==> flow/design.v <==
`timescale 1ns / 1ps
module rotator
    #( 
    parameter DATA_WIDTH    = 12,
    parameter ANGLE_WIDTH   = 16,
    parameter ROTATOR_NUMBER = 1
    )(  
    input                                   clk,
    input                                   rst,
    input  wire signed [DATA_WIDTH:0]       x_i,
    input  wire signed [DATA_WIDTH:0]       y_i,
    input  wire signed [ANGLE_WIDTH:0]      z_i,
    input              [1:0]                quarter_in,
    input  wire        [ANGLE_WIDTH:0]      atan,
    output reg signed  [DATA_WIDTH:0]       x_o,
    output reg signed  [DATA_WIDTH:0]       y_o,
    output reg signed  [ANGLE_WIDTH:0]      z_o,
    output reg         [1:0]                quarter_out
);
wire signed [DATA_WIDTH:0] shifted_x;
wire signed [DATA_WIDTH:0] shifted_y;
assign shifted_x = x_i >>> ROTATOR_NUMBER;
assign shifted_y = y_i >>> ROTATOR_NUMBER;
always@(posedge clk)begin
    if (rst) begin
        x_o <= 0;
        y_o <= 0;
        z_o <= 0;
        quarter_out <=0;
    end else begin
        quarter_out <= quarter_in;
        if (z_i > 0) begin
            x_o <= x_i - shifted_y;
            y_o <= y_i + shifted_x;
            z_o <= z_i - atan;
        end else begin
            x_o <= x_i + shifted_y;
            y_o <= y_i - shifted_x;
            z_o <= z_i + atan;
        end
    end
end
endmodule
`timescale 1ns / 1ps
module cordic#(
    parameter DATA_WIDTH    = 12,
    parameter ANGLE_WIDTH   = 16
    )(
    input                           clk,
    input                           rst,
    input  signed [DATA_WIDTH:0]    x_i,
    input         [1:0]             quarter_in,
    input         [ANGLE_WIDTH-1:0]   theta_i,  
    output signed [DATA_WIDTH:0]    x_o,
    output signed [DATA_WIDTH:0]    y_o,
    output        [1:0]             quarter_out
    );
parameter ROTATORS_COUNT = 16;
genvar i;
wire signed   [DATA_WIDTH:0]  x_wire     [ROTATORS_COUNT:0]; 
wire signed   [DATA_WIDTH:0]  y_wire     [ROTATORS_COUNT:0]; 
wire signed   [ANGLE_WIDTH:0] z_wire     [ROTATORS_COUNT:0]; 
wire          [1:0]           quarter    [ROTATORS_COUNT:0]; 
assign x_wire[0][DATA_WIDTH:0] = x_i[DATA_WIDTH:0];
assign y_wire[0][DATA_WIDTH:0] = 0;
assign z_wire[0][ANGLE_WIDTH:0] = theta_i[ANGLE_WIDTH-1:0];
assign quarter[0][1:0] = quarter_in[1:0];
assign x_o[DATA_WIDTH:0] = x_wire[ROTATORS_COUNT][DATA_WIDTH:0];
assign y_o[DATA_WIDTH:0] = y_wire[ROTATORS_COUNT][DATA_WIDTH:0];
assign quarter_out[1:0] = quarter[ROTATORS_COUNT][1:0];
generate
    for(i=0; i < ROTATORS_COUNT; i = i + 1) begin
        rotator
        #( 
        .DATA_WIDTH    (DATA_WIDTH),
        .ANGLE_WIDTH   (ANGLE_WIDTH),
        .ROTATOR_NUMBER(i)
        ) rotator (  
        .clk        ( clk ),
        .rst        ( rst ),
        .x_i        ( x_wire[i][DATA_WIDTH:0]   ),
        .y_i        ( y_wire[i][DATA_WIDTH:0]   ),
        .z_i        ( z_wire[i][ANGLE_WIDTH:0]  ),
        .quarter_in (quarter[i]                 ),
        .atan       ( tanangle(i)               ),
        .x_o        ( x_wire[i+1][DATA_WIDTH:0] ),
        .y_o        ( y_wire[i+1][DATA_WIDTH:0] ),
        .z_o        ( z_wire[i+1][ANGLE_WIDTH:0]),
        .quarter_out( quarter[i+1]              )
        );
    end
endgenerate
function [ANGLE_WIDTH:0] tanangle;
    input [3:0] i;
begin
    case (i)
    4'b0000: tanangle = 25723;  
    4'b0001: tanangle = 15204;  
    4'b0010: tanangle = 8028;  
    4'b0011: tanangle = 4076;  
    4'b0100: tanangle = 2045;  
    4'b0101: tanangle = 1022;  
    4'b0110: tanangle = 511;  
    4'b0111: tanangle = 256;  
    4'b1000: tanangle = 128;  
    4'b1001: tanangle = 65;  
    4'b1010: tanangle = 32;  
    4'b1011: tanangle = 16;  
    4'b1100: tanangle = 8;  
    4'b1101: tanangle = 4;  
    4'b1110: tanangle = 2;  
    4'b1111: tanangle = 1;  
    endcase
    end
endfunction
endmodule
`timescale 1ns / 1ps
module Sine_wave
    #(
        parameter DATA_WIDTH    = 12,
        parameter ANGLE_WIDTH   = 16
    )(
    input                       clk,
    input                       reset,
    input                       ce,
    input  [DATA_WIDTH:0]       ampl,  
    input  [ANGLE_WIDTH-1:0]    step,  
    output [DATA_WIDTH:0]    sin_wave,
    output [DATA_WIDTH:0]    cos_wave   
);
localparam  MID_LVL = 2 << (DATA_WIDTH-1);
localparam angle_90 = 51315; 
wire signed [DATA_WIDTH:0] Xo_cordic, Yo_cordic;
reg [ANGLE_WIDTH-1:0] angle ;
wire [1:0] quarter;
localparam QUARTER_1 = 0;
localparam QUARTER_2 = 1;
localparam QUARTER_3 = 2;
localparam QUARTER_4 = 3;
reg [2:0] state;
cordic # (
    .DATA_WIDTH    (DATA_WIDTH),
    .ANGLE_WIDTH   (ANGLE_WIDTH)
    ) cordic ( 
    .clk        ( clk), 
    .rst        ( reset      ),
    .x_i        ( ampl       ), 
    .quarter_in ( state      ),
    .theta_i    ( angle      ),
    .x_o        ( Xo_cordic  ), 
    .y_o        ( Yo_cordic  ),
    .quarter_out( quarter    )
);
assign sin_wave = (quarter == QUARTER_1) | (quarter == QUARTER_2) ? MID_LVL + Yo_cordic : MID_LVL -Yo_cordic;
assign cos_wave = (quarter == QUARTER_1) | (quarter == QUARTER_4) ? MID_LVL + Xo_cordic : MID_LVL -Xo_cordic;
always@(posedge clk)begin
    if (!ce) begin
    end else if (reset) begin
        state <= QUARTER_1;
        angle <= 0;
    end else begin
        case (state)
            QUARTER_1: begin
                if (angle < angle_90 - step)
                    angle <= angle + step;
                else begin
                    state <= QUARTER_2;
                end
            end
            QUARTER_2: begin
                if (angle > step)
                    angle <= angle - step;
                else begin
                    state <= QUARTER_3;
                end
            end
            QUARTER_3: begin
                if (angle < angle_90 - step)
                    angle <= angle + step;
                else begin
                    state <= QUARTER_4;
                end
            end
            QUARTER_4: begin
                if (angle > step)
                    angle <= angle - step;
                else begin
                    state <= QUARTER_1;
                end
            end
        endcase
    end
end
endmodule
Settings: LEC_CHECK=0, CAP_MARGIN=20, CORE_MARGIN=2, CORE_UTILIZATION=72, CTS_CLUSTER_DIAMETER=337, CTS_CLUSTER_SIZE=48, MAX_ROUTING_LAYER=met4, PLACE_DENSITY_LB_ADDON=0.0, SETUP_SLACK_MARGIN=0.68, SLEW_MARGIN=20, TNS_END_PERCENT=5; clock period 2.42 ns.
run.sh (not shown) runs the stock make flow with config.mk's settings and CLKGATE_MAP_FILE=.
The first run aborted during clock tree synthesis (4_1_cts).
Rerun with:
Settings changed: CTS_CLUSTER_DIAMETER 337 to 358, CTS_CLUSTER_SIZE 48 to 32, MAX_ROUTING_LAYER met4 to not set, PLACE_DENSITY set to 0.66, PLACE_DENSITY_LB_ADDON 0.0 to not set, SETUP_SLACK_MARGIN 0.68 to not set, TNS_END_PERCENT 5 to not set.
Clock period 2.42 ns to 2.34 ns, I/O delays scaled along.
Now the flow died in detailed placement (3_5_place_dp).
Area after synthesis does not change.
Synthesized cell count stays the same.
Die area stays the same.
